## calculator
module calculator
(	
	input clk, 
	input rst,
	input start,
	input [7:0] rom_data,
	output [6:0] rom_addr,
	output done,
	output [7:0] result
);
For scale: roughly 2800 cells after synthesis, ~1100 flip-flops.
Settings: LEC_CHECK=0, CAP_MARGIN=20, CORE_MARGIN=2, CORE_UTILIZATION=40, SETUP_SLACK_MARGIN=-0.42, SLEW_MARGIN=20; clock period 11.7 ns.
run.sh (not shown) runs the stock make flow with config.mk's settings and CLKGATE_MAP_FILE=.
==> next run, changes <==
ABC_AREA = 1   (was default)
CAP_MARGIN = 10   (was 20)
CELL_PAD_IN_SITES_DETAIL_PLACEMENT = 0   (was default)
CELL_PAD_IN_SITES_GLOBAL_PLACEMENT = 3   (was default)
CORE_UTILIZATION = 22   (was 40)
CTS_CLUSTER_SIZE = 100   (was default)
GPL_ROUTABILITY_DRIVEN = 0   (was default)
GPL_TIMING_DRIVEN = 1   (was default)
HOLD_SLACK_MARGIN = 0.11   (was default)
MAX_ROUTING_LAYER = met4   (was default)
SETUP_SLACK_MARGIN = 2.89   (was -0.42)
SLEW_MARGIN = 35   (was 20)
=>
- The changed run ran to the end with violations: capacitance limit, slew limit
- count of clock-buffer cells in the layout came out higher by 12
- area after synthesis came out higher by 4.3%
- design area came out higher by 9.8%
- maximum frequency came out higher by 21%
==> next run, changes <==
ABC_AREA = default   (was 1)
CAP_MARGIN = 20   (was 10)
CELL_PAD_IN_SITES_DETAIL_PLACEMENT = default   (was 0)
CELL_PAD_IN_SITES_GLOBAL_PLACEMENT = default   (was 3)
CORE_UTILIZATION = 40   (was 22)
CTS_CLUSTER_DIAMETER = 204   (was default)
CTS_CLUSTER_SIZE = default   (was 100)
GPL_ROUTABILITY_DRIVEN = default   (was 0)
GPL_TIMING_DRIVEN = 0   (was 1)
HOLD_SLACK_MARGIN = default   (was 0.11)
MAX_ROUTING_LAYER = default   (was met4)
SETUP_SLACK_MARGIN = default   (was 2.89)
SLEW_MARGIN = 20   (was 35)
clock period = 12.0 ns   (was 11.7 ns; I/O delays follow)
Effect:
- This time the run completed with no timing, DRC or antenna violations
- via count falls by 23%
- routed wire length goes down by 30%
- non-clock buffer count went up by 47
- design area is lower by 7.4%
- die area is lower by 47%
- maximum frequency is lower by 18%
- count of clock-buffer cells in the layout is lower by 18
- synthesized area decreases by 4.1%
==> next run, changes <==
ABC_AREA = 1   (was default)
SLEW_MARGIN = 35   (was 20)
TNS_END_PERCENT = 90   (was default)
Cell area went up by 3.6%.
Global-route usage came out higher by 7.7 points.
Via count grows by 42%.
Worst hold slack got worse by 0.036 ns.
Non-clock buffer count went up by 84.
Clock skew goes up by 0.011 ns.

---

calculator again, from the RTL that the note above started with.
==> flow/design.v (excerpt) <==
module calculator
(	
	input clk, 
	input rst,
	input start,
	input [7:0] rom_data,
	output [6:0] rom_addr,
	output done,
	output [7:0] result
);
wire is_operand, is_operator, is_lt, is_empty, is_hash,
	num0_en, num1_en, num2_en, index_cnt, sel, operand_push, operator_push,
	operand_pop, operator_pop, num_clr, result_en, op1_en, op2_en, operator_en, rfd, is_div, op_is_empty;
wire [1:0] mode;
wire [7:0] data_out, inx;
wire [4:0] ps;
controller ctrl(clk, rst, start, is_operand, is_operator, is_lt, is_empty, is_hash, is_div, op_is_empty,
				num0_en, num1_en, num2_en, index_cnt, sel, operand_push, operator_push,
				operand_pop, operator_pop, num_clr, result_en, op1_en, op2_en,
				operator_en, mode, done, ps);
datapath dp(clk, rst, num0_en, num1_en, num2_en, index_cnt, sel, mode, operand_push,
			operand_pop, operator_push, operator_pop, num_clr, result_en, op1_en,
			op2_en, operator_en, is_operand, is_operator, is_lt, is_empty, is_hash, data_out, inx, rfd, is_div, op_is_empty,
			rom_data, rom_addr);
assign result = data_out;
endmodule
make LEC_CHECK=0 CAP_MARGIN=30 CORE_MARGIN=2 CORE_UTILIZATION=72 CTS_CLUSTER_SIZE=42 HOLD_SLACK_MARGIN=0.27 MAX_ROUTING_LAYER=met4 PLACE_DENSITY=0.64 SLEW_MARGIN=20 finish   # period 9.07 ns
The baseline completed and failed the layout checks on setup timing.
Rerun with:
ABC_AREA = 1   (was default)
CAP_MARGIN = 20   (was 30)
CTS_CLUSTER_DIAMETER = 197   (was default)
CTS_CLUSTER_SIZE = 15   (was 42)
HOLD_SLACK_MARGIN = default   (was 0.27)
MAX_ROUTING_LAYER = default   (was met4)
PLACE_DENSITY = default   (was 0.64)
PLACE_DENSITY_LB_ADDON = 0.2   (was default)
SETUP_SLACK_MARGIN = 2.74   (was default)
clock period = 9.68 ns   (was 9.07 ns; I/O delays follow)
What happened:
- The new run went through all stages and came out clean
- via count came out higher by roughly a tenth
- register-to-register slack gains 2400 ps
- wire length came out lower by a quarter to a third
- core utilization came out lower by 4.6 points
- die size came out higher by a few percent
Rerun with:
ABC_AREA = default   (was 1)
CTS_CLUSTER_DIAMETER = default   (was 197)
CTS_CLUSTER_SIZE = 42   (was 15)
HOLD_SLACK_MARGIN = -0.08   (was default)
MAX_ROUTING_LAYER = met4   (was default)
PLACE_DENSITY_LB_ADDON = 0.0   (was 0.2)
SETUP_SLACK_MARGIN = 2.14   (was 2.74)
clock period = 8.59 ns   (was 9.68 ns; I/O delays follow)
After rerunning:
- Now the flow completed and failed the layout checks on setup timing
- global-route usage rose by 5.2 points
- utilization rose by 3.1 points
Rerun with:
ABC_AREA = 1   (was default)
CTS_CLUSTER_DIAMETER = 197   (was default)
CTS_CLUSTER_SIZE = default   (was 42)
HOLD_SLACK_MARGIN = default   (was -0.08)
MAX_ROUTING_LAYER = default   (was met4)
PLACE_DENSITY_LB_ADDON = 0.2   (was 0.0)
SETUP_SLACK_MARGIN = default   (was 2.14)
clock period = 9.68 ns   (was 8.59 ns; I/O delays follow)
Effect: Now the flow passed the timing, DRC and antenna checks. Wire length shrinks by a few percent. Fmax increases by about a fifth. Non-clock buffer count shrinks by 108. First-iteration DRC count goes up by roughly a tenth.
Rerun with:
CTS_CLUSTER_DIAMETER = 313   (was 197)
CTS_CLUSTER_SIZE = 10   (was default)
PLACE_DENSITY = 0.38   (was default)
PLACE_DENSITY_LB_ADDON = default   (was 0.2)
SETUP_SLACK_MARGIN = 1.76   (was default)
TNS_END_PERCENT = 5   (was default)
clock period = 6.03 ns   (was 9.68 ns; I/O delays follow)
Effect:
- The changed run finished with setup timing left
- die size is unchanged
- critical path depth goes up by 1
- wire length went up by 0.42%
- setup slack got worse by 3600 ps
- worst hold slack gains 3.4 ps
- core utilization goes up by 1.2 points
- sequential share of layout area goes down by 0.83 points
- clock-buffer cell count goes up by 13
- synthesized area does not change
Rerun with:
ABC_AREA = default   (was 1)
CORE_UTILIZATION = 70   (was 72)
CTS_CLUSTER_DIAMETER = default   (was 313)
CTS_CLUSTER_SIZE = 40   (was 10)
PLACE_DENSITY = default   (was 0.38)
PLACE_DENSITY_LB_ADDON = 0.0   (was default)
SETUP_SLACK_MARGIN = 1.54   (was 1.76)
TNS_END_PERCENT = default   (was 5)
clock period = 9.7 ns   (was 6.03 ns; I/O delays follow)
=> The changed run reached the layout checks and failed them: setup timing; setup slack improves by 1900 ps; synthesized cell count came out lower by about 40%; routed wire length came out higher by 7.4%; flip-flop count is unchanged; cell area came out lower by about 1.7%; global-route usage came out higher by 1.6 points.

---

calculator again, from the RTL that the note above started with.
clock: 12.0 ns
lec_check: 0
abc_area: 0
cap_margin: 20
cell_pad_in_sites_detail_placement: 1
core_aspect_ratio: 0.92
core_margin: 2
core_utilization: 44
cts_cluster_diameter: 395
gpl_timing_driven: 0
min_routing_layer: met2
place_density_lb_addon: 0.09
slew_margin: 35
tns_end_percent: 60
The baseline went through all stages and came out clean.
Edit:
ABC_AREA = default   (was 0)
CELL_PAD_IN_SITES_DETAIL_PLACEMENT = default   (was 1)
CORE_ASPECT_RATIO = default   (was 0.92)
CORE_UTILIZATION = 40   (was 44)
CTS_CLUSTER_DIAMETER = default   (was 395)
GPL_TIMING_DRIVEN = default   (was 0)
MIN_ROUTING_LAYER = default   (was met2)
PLACE_DENSITY_LB_ADDON = default   (was 0.09)
SLEW_MARGIN = 20   (was 35)
TNS_END_PERCENT = default   (was 60)
clock period = 16.0 ns   (was 12.0 ns; I/O delays follow)
Clock-buffer cell count shrinks by 7. Area after synthesis is unchanged. Design area shrinks by 3.2%. Die size grows by 9.9%. First-iteration DRC count shrinks by 57%. Cell count shrinks by 1.6%. Routed wire length shrinks by 18%.
Edit:
CORE_UTILIZATION = 72   (was 40)
CTS_CLUSTER_SIZE = 42   (was default)
HOLD_SLACK_MARGIN = -0.08   (was default)
MAX_ROUTING_LAYER = met4   (was default)
PLACE_DENSITY = 0.64   (was default)
clock period = 8.59 ns   (was 16.0 ns; I/O delays follow)
The changed run completed and failed the layout checks on setup timing.
Worst hold slack gets better by 7.3 ps.
Register-to-register slack gets worse by 4400 ps.
Final area rises by a few percent.
Worst setup slack gets worse by 4400 ps.
Utilization rises by 38 points.
Count of clock-buffer cells in the layout falls by 16.
Area after synthesis does not change.
Die area falls by well over a third.
Edit:
ABC_AREA = 1   (was default)
CTS_CLUSTER_DIAMETER = 197   (was default)
CTS_CLUSTER_SIZE = default   (was 42)
HOLD_SLACK_MARGIN = default   (was -0.08)
MAX_ROUTING_LAYER = default   (was met4)
PLACE_DENSITY = 0.41   (was 0.64)
SETUP_SLACK_MARGIN = 2.74   (was default)
clock period = 9.52 ns   (was 8.59 ns; I/O delays follow)
Result:
- The new run finished clean
- worst setup slack is better by 2700 ps
- worst hold slack loses 31 ps
- routed wire length is lower by 15%
- die area rose by 4.2%
- fmax grows by 20%
Edit:
ABC_AREA = default   (was 1)
CORE_UTILIZATION = 62   (was 72)
CTS_CLUSTER_DIAMETER = default   (was 197)
PLACE_DENSITY = default   (was 0.41)
SETUP_SLACK_MARGIN = 2.19   (was 2.74)
SLEW_MARGIN = 40   (was 20)
clock period = 8.62 ns   (was 9.52 ns; I/O delays follow)
Now the flow finished but failed the layout checks on setup timing.
Die size is higher by 11%.
Critical path depth goes down by 9.
Sequential share of layout area rose by 0.28 points.
Synthesized cell count came out lower by 40%.
Setup slack is worse by 2900 ps.
Design area went down by 0.51%.
Flip-flop count stays the same.
Routed wire length drops by 18%.
Clock skew goes down by 8.3 ps.
Edit:
CORE_ASPECT_RATIO = 0.5   (was default)
CORE_UTILIZATION = 70   (was 62)
CTS_CLUSTER_SIZE = 40   (was default)
PLACE_DENSITY_LB_ADDON = 0.0   (was default)
SETUP_SLACK_MARGIN = 1.54   (was 2.19)
SLEW_MARGIN = 20   (was 40)
clock period = 6.5 ns   (was 8.62 ns; I/O delays follow)
The new run completed and failed the layout checks on setup timing. Synthesized cell count stays the same. Via count rises by a little under a tenth. Final area is lower by a few percent. Clock skew goes up by 25 ps. Setup slack got worse by 1900 ps.

---

== maple ==
Starting RTL as in the previous note.
Settings: LEC_CHECK=0, ABC_AREA=1, CAP_MARGIN=20, CORE_ASPECT_RATIO=0.71, CORE_MARGIN=2, CORE_UTILIZATION=72, CTS_CLUSTER_DIAMETER=313, CTS_CLUSTER_SIZE=10, HOLD_SLACK_MARGIN=0.28, PLACE_DENSITY=0.38, SETUP_SLACK_MARGIN=1.76, SLEW_MARGIN=20, TNS_END_PERCENT=5; clock period 6.03 ns.
Complete run, failing final checks: maple, reason setup timing.
Inputs modified between maple and garnet:
Settings: clearing PLACE_DENSITY, which used to be 0.38; putting PLACE_DENSITY_LB_ADDON at 0.0 where nothing was set; clearing ABC_AREA, which used to be 1; clearing CTS_CLUSTER_DIAMETER, which used to be 313; swapping 10 for 40 in CTS_CLUSTER_SIZE; swapping 0.71 for 0.5 in CORE_ASPECT_RATIO; swapping 72 for 70 in CORE_UTILIZATION; swapping 1.76 for 1.54 in SETUP_SLACK_MARGIN; swapping 6.03 for 6.5 in the clock period (ns, I/O delays scaled along).
[summary]
Busiest layer in global routing: met1 -> maple, met2 -> garnet
Diff maple -> garnet: logic area went down; multi-input combinational area share went down; inserted tap cell count went down.
Finished, but not clean: garnet, with setup timing.
A beginning of the critical path of dp.op2[4] is what garnet shows, while dp.op2[0] belongs to maple.
The inputs of willow differ from those of garnet as listed below.
Settings: clearing PLACE_DENSITY_LB_ADDON, which used to be 0.0; clearing TNS_END_PERCENT, which used to be 5; swapping 40 for 18 in CTS_CLUSTER_SIZE; swapping 20 for 35 in CAP_MARGIN; clearing HOLD_SLACK_MARGIN, which used to be 0.28; putting PLACE_DENSITY at 0.35 where nothing was set; putting CTS_CLUSTER_DIAMETER at 382 where nothing was set; swapping 1.54 for 1.9 in SETUP_SLACK_MARGIN; swapping 0.5 for 0.89 in CORE_ASPECT_RATIO; swapping 70 for 72 in CORE_UTILIZATION.
## What came out
STATUS run=willow STAGES=ALL_DONE FINAL_CHECKS=FAILED CAUSE=setup timing. Re area share of and/or/nand/nor cells after synthesis: no difference whatsoever between garnet and willow. Looking at setup TNS after final layout, willow sits 124.12 ns below garnet. The required time of the critical path number comes out lower for willow vs garnet. garnet -> willow: routed metal-1 wire length decreased slightly. For garnet, the termination of the worst setup path was dp.operands.mem[38][0], unlike willow, where it was dp.operands.mem[74][0]. garnet has a higher design area than willow.

---

## job 8819
calculator again, from the RTL that the note above started with.
export LEC_CHECK = 0
export ABC_AREA = 1
export CAP_MARGIN = 10
export CELL_PAD_IN_SITES_DETAIL_PLACEMENT = 1
export CORE_MARGIN = 2
export CORE_UTILIZATION = 40
export GPL_TIMING_DRIVEN = 0
export SETUP_SLACK_MARGIN = -0.37
export SLEW_MARGIN = 35
create_clock -name core_clock -period 11.7 [get_ports {clk}]
Job 8819 completed end to end with timing, DRC and antenna clean.
### job 8819 -> job 1902
- changing CAP_MARGIN from 10 to 20
- changing CORE_UTILIZATION from 40 to 31
- setting HOLD_SLACK_MARGIN to -0.02 for the first time
- setting TNS_END_PERCENT to 60 for the first time
- setting MIN_ROUTING_LAYER to met2 for the first time
- removing SETUP_SLACK_MARGIN (formerly -0.37)
- setting CTS_CLUSTER_DIAMETER to 395 for the first time
- changing the clock period (ns, I/O delays scaled along) from 11.7 to 12.0
[summary]
- The final layout from job 1902, which completed every stage, passed the timing, DRC and antenna checks at the end of the flow.
- Job 8819 completed end to end with timing, DRC and antenna clean.
- Re cell area after placement: job 1902 is about 1% up on job 8819.
- Summary — number of gates on the worst path with buffers counted, job 1902 relative to job 8819: lower, by about 4%.
- Comparing pin count of the biggest net entering global routing for job 8819 and job 1902, the smaller number came from job 8819.
- Compared with job 8819, in job 1902 instance count after placement with tap cells included rose by 431; final non-filler cell area went up by 1.7%; final cell count up 464.
#### Input delta (job 8505 over job 1902)
- a change of CORE_UTILIZATION from 31 to 44
- an added PLACE_DENSITY_LB_ADDON of 0.09
- a change of MIN_ROUTING_LAYER from met2 to met1
- an added GPL_ROUTABILITY_DRIVEN of 0
- a deleted HOLD_SLACK_MARGIN that had been -0.02
- a change of CELL_PAD_IN_SITES_DETAIL_PLACEMENT from 1 to 0
- an added CORE_ASPECT_RATIO of 0.92
- a change of ABC_AREA from 1 to 0
### Flow results
- Job 8505 vs job 1902 — detailed-route vias per instance dropped by more than 10%
- Job 8505: post-route cell area about 4.3% below job 1902
- Between job 1902 and job 8505, the flow reports number of standard cells in the final layout excluding fillers decreasing by more than a quarter.
- Area of the die delta for job 8505 relative to job 1902: 52000 um^2 lower
- Clock period minus worst slack (lower): job 1902
- Comparing mux cell area share after synthesis for job 8505 and job 1902, the bigger number came from job 8505.
[inputs] job 1421 vs job 8505
- CAP_MARGIN: 20 -> 10
- CTS_CLUSTER_DIAMETER: 395 -> unset
- CTS_CLUSTER_SIZE: unset -> 100
- CORE_ASPECT_RATIO: 0.92 -> unset
- PLACE_DENSITY_LB_ADDON: 0.09 -> unset
- MIN_ROUTING_LAYER: met1 -> unset
- CORE_UTILIZATION: 44 -> 40
- ABC_AREA: 0 -> 1
- TNS_END_PERCENT: 60 -> unset
- the clock period (ns, I/O delays scaled along): 12.0 -> 11.7
## What came out
When job 1421 is set beside job 8505, its slew at the pin closest to its max-slew limit turns out to be 0.12 ns larger.
Job 1421 — mux contribution to synthesized area 16 points lower, job 8505 as reference
Job 1421 vs job 8505, pre-CTS setup slack went up by 1.90 ns.
